Setup of juniper:
==> flow/design.v (excerpt) <==
module top_rx_surf(
	input 			clk,
	input 			rst_n,
	input 			data_rx,
	output			flag_en_1, 
	output [7:0]	addr_daohang_data,
	output [12:0]	data_rx_end_internet
    );
	wire 	[7:0]	data_tx;
	wire	[92:0]	nav_data;
	assign	data_rx_end_internet = nav_data[92:80];
surf_internet_rx u_surf_internet_rx (
    .clk(clk), 
    .rst_n(rst_n), 
    .data_rx(data_tx), 
    .rx_int(rx_int), 
	.flag_en_1(flag_en_1),
	.addr_daohang_data(addr_daohang_data),
    .data_rx_end_internet(nav_data)
    );
uart_bps_1 u_uart_bps_1 (
    .clk(clk), 
    .rst_n(rst_n), 
    .cnt_start(bps_start),
    .bps_sig(clk_bps)
    );
uart_receive_1 u_uart_receive_1 (
    .clk(clk), 
    .rst_n(rst_n), 
    .clk_bps(clk_bps), 
    .data_rx(data_rx), 
    .rx_int(rx_int), 
    .data_tx(data_tx), 
    .bps_start(bps_start)
    );
endmodule
Size in the first run: roughly 1,700 cells after synthesis, ~380 flip-flops, about 25 I/O pins, ~0.016 mm2 of cells after synthesis.
==> flow/config.mk <==
export PLATFORM = sky130hd
export DESIGN_NAME = top_rx_surf
export DESIGN_NICKNAME = top_rx_surf
export VERILOG_FILES = /design/flow/design.v
export SDC_FILE = /design/flow/constraint.sdc
export NUM_CORES = 4
export LEC_CHECK = 0
export ABC_AREA = 1
export CAP_MARGIN = 20
export CELL_PAD_IN_SITES_DETAIL_PLACEMENT = 2
export CELL_PAD_IN_SITES_GLOBAL_PLACEMENT = 0
export CORE_MARGIN = 3
export CORE_UTILIZATION = 72
export CTS_CLUSTER_DIAMETER = 42
export CTS_CLUSTER_SIZE = 36
export GPL_TIMING_DRIVEN = 0
export HOLD_SLACK_MARGIN = 0.29
export MAX_ROUTING_LAYER = met5
export MIN_ROUTING_LAYER = met2
export PLACE_DENSITY = 0.73
export SLEW_MARGIN = 20
==> flow/constraint.sdc <==
create_clock -name core_clock -period 6.96 [get_ports {clk}]
set_input_delay 1.3920 -clock core_clock [delete_from_list [all_inputs] [get_ports {clk}]]
set_output_delay 1.3920 -clock core_clock [all_outputs]
set_load 0.01 [all_outputs]
run.sh (not shown) runs the stock make flow with config.mk's settings and CLKGATE_MAP_FILE=.
juniper never completed, since it errored out during 3_5_place_dp.
Changes in cedar relative to juniper:
Settings: a deleted MIN_ROUTING_LAYER that had been met2; a deleted HOLD_SLACK_MARGIN that had been 0.29; a deleted CELL_PAD_IN_SITES_GLOBAL_PLACEMENT that had been 0; a deleted CTS_CLUSTER_SIZE that had been 36; a change of PLACE_DENSITY from 0.73 to 0.36; a deleted CELL_PAD_IN_SITES_DETAIL_PLACEMENT that had been 2; a deleted MAX_ROUTING_LAYER that had been met5; a change of CORE_MARGIN from 3 to 2; a deleted GPL_TIMING_DRIVEN that had been 0; a change of CTS_CLUSTER_DIAMETER from 42 to 397; a change of the clock period (ns, I/O delays scaled along) from 6.96 to 2.47.
## What came out
[compare] base=juniper new=cedar: number of different library cells in the post-synthesis netlist comparable, floorplan core density shows a reduction of 1.4 points, width of the chip fell by 1.3%.
| cedar | all stages done | FAIL | setup timing |
Lower routability-driven placement congestion ratio goes to juniper over cedar.
Chip area from the yosys synthesis statistics: cedar vs juniper identical
As of cedar, core footprint had risen slightly compared to juniper.
[inputs] xenon vs cedar
Settings: clearing PLACE_DENSITY, which used to be 0.36; clearing ABC_AREA, which used to be 1; clearing CTS_CLUSTER_DIAMETER, which used to be 397; swapping 72 for 69 in CORE_UTILIZATION; swapping 2.47 for 4.44 in the clock period (ns, I/O delays scaled along).
[summary]
- Summary of cedar and xenon: one run falls short of a clean finish, namely cedar.
- What the final checks of cedar revealed, after a flow that finished every stage, was a layout that fails on setup timing.
- Lower mean instance size in the synthesized netlist was reported by cedar, not xenon.
- xenon ended with less final-layout worst hold slack than cedar.
- When xenon is measured against cedar, its smallest setup slack after layout turns out 1.42 ns higher.
- In the reports for cedar and xenon, the smaller number of setup buffers added after CTS belongs to xenon.
- Higher clock-buffer cell count among cedar and xenon: xenon
- cedar → xenon: final instance count without filler cells went down; total vias in the final route shrank by about 35%; synthesized cell count fell 433; synthesis-to-layout area growth decreased by 13 points relative to the old numbers.
Modified inputs, violet compared to xenon
Settings: a change of CORE_UTILIZATION from 69 to 40.
violet ends up with higher well tap count than xenon does.
Any difference in yosys stat chip area between xenon and violet is small enough to ignore.
Changes observed in violet relative to xenon: register-to-register setup slack decreased by 0.04 ns relative to the old numbers; detailed-router iteration count before antenna repair shrank by 1; total of fill cells in the finished design went up by about 170%; first-iteration DRC count decreased about 35%.
violet vs. xenon: switching share of power went up by 0.77 points; endpoint arrival time on the critical path +0.08 ns; global-route usage fell 12 points.

top_rx_surf again, from the RTL that the note above started with.
==> flow/config.mk <==
export PLATFORM = sky130hd
export DESIGN_NAME = top_rx_surf
export DESIGN_NICKNAME = top_rx_surf
export VERILOG_FILES = /design/flow/design.v
export SDC_FILE = /design/flow/constraint.sdc
export NUM_CORES = 4
export LEC_CHECK = 0
export CAP_MARGIN = 15
export CORE_MARGIN = 2
export CORE_UTILIZATION = 72
export SETUP_SLACK_MARGIN = -0.56
export SLEW_MARGIN = 20
==> flow/constraint.sdc <==
create_clock -name core_clock -period 8.38 [get_ports {clk}]
set_input_delay 1.6760 -clock core_clock [delete_from_list [all_inputs] [get_ports {clk}]]
set_output_delay 1.6760 -clock core_clock [all_outputs]
set_load 0.01 [all_outputs]
Next try:
--- a/flow/config.mk
+++ b/flow/config.mk
@@ -8 +8 @@
-export CAP_MARGIN = 15
+export CAP_MARGIN = 20
@@ -11 +11,2 @@
-export SETUP_SLACK_MARGIN = -0.56
+export CTS_CLUSTER_DIAMETER = 377
+export PLACE_DENSITY = 0.38
==> flow/constraint.sdc (replaced) <==
create_clock -name core_clock -period 9.07 [get_ports {clk}]
set_input_delay 1.8140 -clock core_clock [delete_from_list [all_inputs] [get_ports {clk}]]
set_output_delay 1.8140 -clock core_clock [all_outputs]
set_load 0.01 [all_outputs]
Result: The changed run finished with timing, DRC and antenna clean. First-iteration DRC count falls by about 14%. Routed wire length climbs by about 3.2%. Setup slack improved by 0.75 ns. Sequential share of layout area shrinks by 0.38 points. Clock skew is lower by 0.0036 ns. Synthesized area does not change. Cell area rises by 0.69%. Global-route usage grows by 0.70 points. Via count went up by 0.83%.
Next try:
--- a/flow/config.mk
+++ b/flow/config.mk
@@ -7,0 +8 @@
+export ABC_AREA = 1
@@ -10,3 +11,2 @@
-export CORE_UTILIZATION = 72
-export CTS_CLUSTER_DIAMETER = 377
-export PLACE_DENSITY = 0.38
+export CORE_UTILIZATION = 56
+export SETUP_SLACK_MARGIN = 0.49
==> flow/constraint.sdc (replaced) <==
create_clock -name core_clock -period 10.0 [get_ports {clk}]
set_input_delay 2.0000 -clock core_clock [delete_from_list [all_inputs] [get_ports {clk}]]
set_output_delay 2.0000 -clock core_clock [all_outputs]
set_load 0.01 [all_outputs]
The changed run passed the timing, design-rule and antenna checks.
Clock-buffer cell count came out lower by 1.
Cell count rises by 34%.
Die area came out higher by 34%.
Routed wire length falls by 4.9%.
Total power drops by 11%.
Combinational power climbs by 13%.
Cell area went up by 5.0%.
Global-route usage drops by 8.8 points.
Next try:
--- a/flow/config.mk
+++ b/flow/config.mk
@@ -8 +7,0 @@
-export ABC_AREA = 1
@@ -11,2 +10,4 @@
-export CORE_UTILIZATION = 56
-export SETUP_SLACK_MARGIN = 0.49
+export CORE_UTILIZATION = 70
+export CTS_CLUSTER_DIAMETER = 190
+export CTS_CLUSTER_SIZE = 15
+export PLACE_DENSITY_LB_ADDON = 0.13
==> flow/constraint.sdc (replaced) <==
create_clock -name core_clock -period 2.54 [get_ports {clk}]
set_input_delay 0.5080 -clock core_clock [delete_from_list [all_inputs] [get_ports {clk}]]
set_output_delay 0.5080 -clock core_clock [all_outputs]
set_load 0.01 [all_outputs]
=>
- The changed run completed and failed the layout checks on negative setup slack
- synthesized cell count goes down by about 26%
- register-to-register slack got worse by 8.1 ns
- worst setup slack got worse by 7.2 ns
- sequential power went up to 3.9 times its value
- power goes up to 3.4 times its value
- via count falls by about 5.5%
- cell area increases by about 0.32%
- synthesized area is lower by about 5%
- clock-buffer cell count came out higher by 6
- core utilization increases by 21 points
- die area drops by about 23%
Next try:
--- a/flow/config.mk
+++ b/flow/config.mk
@@ -8,2 +8,3 @@
-export CAP_MARGIN = 20
-export CORE_MARGIN = 2
+export ABC_AREA = 1
+export CAP_MARGIN = 25
+export CORE_MARGIN = 3
@@ -11,3 +12,3 @@
-export CTS_CLUSTER_DIAMETER = 190
-export CTS_CLUSTER_SIZE = 15
-export PLACE_DENSITY_LB_ADDON = 0.13
+export CTS_CLUSTER_DIAMETER = 186
+export MIN_ROUTING_LAYER = met1
+export PLACE_DENSITY_LB_ADDON = 0.09
@@ -14,0 +16 @@
+export TNS_END_PERCENT = 5
The changed run ran to the end with violations: negative setup slack.
Synthesized area rose by 5.1%.
Utilization rose by 2.2 points.
Final area rose by 7.1%.
Via count rose by 24%.
Combinational power rose by 37%.
Next try:
--- a/flow/config.mk
+++ b/flow/config.mk
@@ -8,2 +8 @@
-export ABC_AREA = 1
-export CAP_MARGIN = 25
+export CAP_MARGIN = 20
@@ -11,2 +10,2 @@
-export CORE_UTILIZATION = 70
-export CTS_CLUSTER_DIAMETER = 186
+export CORE_UTILIZATION = 24
+export MAX_ROUTING_LAYER = met4
@@ -14 +13 @@
-export PLACE_DENSITY_LB_ADDON = 0.09
+export SETUP_SLACK_MARGIN = 0.21
@@ -16 +14,0 @@
-export TNS_END_PERCENT = 5
==> flow/constraint.sdc (replaced) <==
create_clock -name core_clock -period 5.92 [get_ports {clk}]
set_input_delay 1.1840 -clock core_clock [delete_from_list [all_inputs] [get_ports {clk}]]
set_output_delay 1.1840 -clock core_clock [all_outputs]
set_load 0.01 [all_outputs]
After rerunning: Now the flow passed the timing, design-rule and antenna checks; total power is lower by well over a third; die size went up to 2.7 times its value; core utilization drops by 59 points; count of clock-buffer cells in the layout drops by 2; via count falls by a quarter to a third.

top_rx_surf again, from the RTL that the note above started with.
clock: 6.96 ns
lec_check: 0
abc_area: 1
cap_margin: 20
cell_pad_in_sites_detail_placement: 2
cell_pad_in_sites_global_placement: 0
core_margin: 3
core_utilization: 72
cts_cluster_size: 93
gpl_timing_driven: 0
hold_slack_margin: 0.29
max_routing_layer: met5
min_routing_layer: met2
place_density: 0.73
setup_slack_margin: 0.41
slew_margin: 20
The starting point failed in 3_5_place_dp on DPL-0033.
Change:
- ABC_AREA: 1 -> not set
- CELL_PAD_IN_SITES_DETAIL_PLACEMENT: 2 -> not set
- CELL_PAD_IN_SITES_GLOBAL_PLACEMENT: 0 -> not set
- CORE_MARGIN: 3 -> 2
- CORE_UTILIZATION: 72 -> 62
- CTS_CLUSTER_SIZE: 93 -> not set
- GPL_TIMING_DRIVEN: 0 -> not set
- HOLD_SLACK_MARGIN: 0.29 -> not set
- MAX_ROUTING_LAYER: met5 -> not set
- MIN_ROUTING_LAYER: met2 -> not set
- PLACE_DENSITY: 0.73 -> not set
- SETUP_SLACK_MARGIN: 0.41 -> not set
- clock period: 6.96 -> 9.07 ns (I/O delays scaled with it)
Effect: Now the flow ran to the end with no violations. Synthesized cell count is lower by a quarter to a third. Die area rises by a little under a tenth. Synthesized area goes down by a few percent.
Change:
- CORE_UTILIZATION: 62 -> 66
- SETUP_SLACK_MARGIN: not set -> 2.05
- clock period: 9.07 -> 8.38 ns (I/O delays scaled with it)
Result:
- power is higher by 8.1%
- first-iteration DRC count is higher by 6.7%
- clock-buffer cell count is lower by 1

Starting RTL as in the previous note.
make LEC_CHECK=0 ABC_AREA=1 CAP_MARGIN=20 CORE_MARGIN=2 CORE_UTILIZATION=70 CTS_CLUSTER_DIAMETER=150 CTS_CLUSTER_SIZE=15 HOLD_SLACK_MARGIN=0.3 PLACE_DENSITY_LB_ADDON=0.06 SETUP_SLACK_MARGIN=0.17 SLEW_MARGIN=20 finish   # period 2.49 ns
The baseline finished with setup timing left.
Edit:
CORE_UTILIZATION = 72   (was 70)
CTS_CLUSTER_DIAMETER = 393   (was 150)
SETUP_SLACK_MARGIN = -0.03   (was 0.17)
clock period = 2.8 ns   (was 2.49 ns; I/O delays follow)
The new run finished but fails on setup timing.
Area after synthesis is unchanged.
Critical path depth fell by 3.
Global-route usage fell by 0.36 points.
Core utilization rose by 0.74 points.
Edit:
CORE_UTILIZATION = 69   (was 72)
CTS_CLUSTER_DIAMETER = unset   (was 393)
CTS_CLUSTER_SIZE = 76   (was 15)
HOLD_SLACK_MARGIN = unset   (was 0.3)
PLACE_DENSITY_LB_ADDON = 0.01   (was 0.06)
SETUP_SLACK_MARGIN = unset   (was -0.03)
clock period = 2.53 ns   (was 2.8 ns; I/O delays follow)
Result:
- The changed run completed, yet does not pass: setup timing
- clock-buffer cell count is higher by 1
- cell count came out higher by a few percent
- global-route usage went up by 4.9 points
- setup slack loses 460 ps
- maximum frequency decreases by a few percent
- synthesized area is unchanged
- register-to-register slack degrades by 460 ps
- die size goes up by a few percent
- final area is higher by a few percent
- routed wire length came out higher by about a fifth
Edit:
CAP_MARGIN = 0   (was 20)
CORE_UTILIZATION = 72   (was 69)
SETUP_SLACK_MARGIN = 0.72   (was unset)
Outcome:
- With this change the flow ended with an error in global routing (GRT-0232)
- die size is lower by 4.1%
- synthesized area does not change
- synthesized cell count stays the same

lane 1:
Starting RTL as in the previous note.
clock: 10.0 ns
lec_check: 0
cap_margin: 20
cell_pad_in_sites_detail_placement: 2
cell_pad_in_sites_global_placement: 2
core_margin: 2
core_utilization: 72
cts_cluster_size: 93
gpl_timing_driven: 0
hold_slack_margin: -0.05
max_routing_layer: met4
place_density: 0.73
setup_slack_margin: 0.41
slew_margin: 20
Lane 1 never completed, since it errored out during 3_1_place_gp_skip_io.
#### Input delta (lane 2 over lane 1)
# lane 1
export LEC_CHECK = 0
export CAP_MARGIN = 20
export CELL_PAD_IN_SITES_DETAIL_PLACEMENT = 2
export CELL_PAD_IN_SITES_GLOBAL_PLACEMENT = 2
export CORE_MARGIN = 2
export CORE_UTILIZATION = 72
export CTS_CLUSTER_SIZE = 93
export GPL_TIMING_DRIVEN = 0
export HOLD_SLACK_MARGIN = -0.05
export MAX_ROUTING_LAYER = met4
export PLACE_DENSITY = 0.73
export SETUP_SLACK_MARGIN = 0.41
export SLEW_MARGIN = 20
create_clock -name core_clock -period 10.0 [get_ports {clk}]
# lane 2
export LEC_CHECK = 0
export CAP_MARGIN = 20
export CORE_MARGIN = 2
export CORE_UTILIZATION = 57
export CTS_CLUSTER_SIZE = 29
export SLEW_MARGIN = 20
create_clock -name core_clock -period 6.86 [get_ports {clk}]
## What came out
- The flow did not stop early for lane 2: all stages ran, and the layout cleared the timing, design-rule and antenna checks.
- Reported for lane 1 and lane 2, area after synthesis turned out identical to the last digit.
- In lane 2 relative to lane 1, overall chip area had gone up by more than a quarter.
- Between lane 2 and lane 1, the cell count after synthesis figures differ only marginally.
- On simple-gate share of the synthesized area, lane 2 tracks lane 1 almost exactly.
- Lower site row count among lane 1 and lane 2: lane 1

== build 75 ==
Starting RTL as in the previous note.
Settings: LEC_CHECK=0, ABC_AREA=0, CAP_MARGIN=25, CELL_PAD_IN_SITES_DETAIL_PLACEMENT=2, CELL_PAD_IN_SITES_GLOBAL_PLACEMENT=0, CORE_MARGIN=9, CORE_UTILIZATION=59, CTS_CLUSTER_DIAMETER=367, CTS_CLUSTER_SIZE=68, GPL_ROUTABILITY_DRIVEN=0, GPL_TIMING_DRIVEN=0, HOLD_SLACK_MARGIN=-0.05, MIN_ROUTING_LAYER=met1, PLACE_DENSITY_LB_ADDON=0.1, SLEW_MARGIN=0, TNS_END_PERCENT=20; clock period 5.12 ns.
What ended build 75 was a tool error in 3_5_place_dp; the run never finished.
diff inputs: build 75 => build 1
# build 75
export LEC_CHECK = 0
export ABC_AREA = 0
export CAP_MARGIN = 25
export CELL_PAD_IN_SITES_DETAIL_PLACEMENT = 2
export CELL_PAD_IN_SITES_GLOBAL_PLACEMENT = 0
export CORE_MARGIN = 9
export CORE_UTILIZATION = 59
export CTS_CLUSTER_DIAMETER = 367
export CTS_CLUSTER_SIZE = 68
export GPL_ROUTABILITY_DRIVEN = 0
export GPL_TIMING_DRIVEN = 0
export HOLD_SLACK_MARGIN = -0.05
export MIN_ROUTING_LAYER = met1
export PLACE_DENSITY_LB_ADDON = 0.1
export SLEW_MARGIN = 0
export TNS_END_PERCENT = 20
create_clock -name core_clock -period 5.12 [get_ports {clk}]
# build 1
export LEC_CHECK = 0
export ABC_AREA = 0
export CAP_MARGIN = 20
export CELL_PAD_IN_SITES_DETAIL_PLACEMENT = 2
export CORE_MARGIN = 2
export CORE_UTILIZATION = 26
export CTS_CLUSTER_DIAMETER = 133
export GPL_ROUTABILITY_DRIVEN = 0
export PLACE_DENSITY_LB_ADDON = 0.09
export SETUP_SLACK_MARGIN = 0.49
export SLEW_MARGIN = 35
export TNS_END_PERCENT = 90
create_clock -name core_clock -period 10.0 [get_ports {clk}]
Findings:
Build 1: done, clean on timing, DRC and antenna
Comparing build 75 with build 1, the flop and latch count out of synthesis came out essentially unchanged.
Number of placement rows delta for build 1 relative to build 75: 30 higher
Die area (build 1 vs. build 75) increases by more than half
Build 1 — initial cell density of the core 34 points lower, build 75 as reference
--- input diff build 1..build 86 ---
# build 1
export LEC_CHECK = 0
export ABC_AREA = 0
export CAP_MARGIN = 20
export CELL_PAD_IN_SITES_DETAIL_PLACEMENT = 2
export CORE_MARGIN = 2
export CORE_UTILIZATION = 26
export CTS_CLUSTER_DIAMETER = 133
export GPL_ROUTABILITY_DRIVEN = 0
export PLACE_DENSITY_LB_ADDON = 0.09
export SETUP_SLACK_MARGIN = 0.49
export SLEW_MARGIN = 35
export TNS_END_PERCENT = 90
create_clock -name core_clock -period 10.0 [get_ports {clk}]
# build 86
export LEC_CHECK = 0
export CAP_MARGIN = 20
export CORE_MARGIN = 2
export CORE_UTILIZATION = 70
export CTS_CLUSTER_DIAMETER = 150
export CTS_CLUSTER_SIZE = 15
export PLACE_DENSITY_LB_ADDON = 0.06
export SLEW_MARGIN = 20
create_clock -name core_clock -period 2.49 [get_ports {clk}]
Findings:
- Summary of build 1 and build 86: one run falls short of a clean finish, namely build 86.
- Routed wire length: build 86 > build 1
- Transition time at the pin with the least slew margin | build 86 below build 1
- For power density normalized to cell area, dividing the value from build 1 by the value from build 86 gives 0.31.
- In the tables for build 1 and build 86, starting DRC count in detailed routing reads higher with build 86.
- On instance count on the critical path, the higher figure sits with build 86, not build 1.
- On maximum frequency: between build 1 and build 86, it ends up lower for build 1.
- Post-layout instance area: build 86 worse than build 1
- From build 1 to build 86 the numbers moved as follows: via count of the first global-routing pass increased by about 3% relative to the old numbers; sequential share of cell area down 0.94 points; combined area of the multi-input logic cells grew by about 10%.
- In build 86, the length of routed met2 wiring came out about 12% above the value in build 1.
> inputs changed (build 86 -> build 31)
# build 86
export LEC_CHECK = 0
export CAP_MARGIN = 20
export CORE_MARGIN = 2
export CORE_UTILIZATION = 70
export CTS_CLUSTER_DIAMETER = 150
export CTS_CLUSTER_SIZE = 15
export PLACE_DENSITY_LB_ADDON = 0.06
export SLEW_MARGIN = 20
create_clock -name core_clock -period 2.49 [get_ports {clk}]
# build 31
export LEC_CHECK = 0
export ABC_AREA = 1
export CAP_MARGIN = 20
export CORE_MARGIN = 2
export CORE_UTILIZATION = 70
export CTS_CLUSTER_DIAMETER = 190
export CTS_CLUSTER_SIZE = 15
export PLACE_DENSITY_LB_ADDON = 0.13
export SETUP_SLACK_MARGIN = 0.74
export SLEW_MARGIN = 40
create_clock -name core_clock -period 2.48 [get_ports {clk}]
==> comparison <==
Final checks on build 31, whose flow otherwise completed, came back failing, citing setup timing.
Comparing build 86 and build 31, minimum clock period after layout is higher on build 86.
Comparing build 86 and build 31, the lower power share of the combinational group was measured on build 86.
Delta (build 31 minus build 86): instance tally after logic synthesis saw an increase; floorplan net count grew by 33%; total combinational power has increased.
Build 86 reports its highest metal layer with signal wires as met4 while build 31 reports met5.
Power and IR drop assume default switching activity.
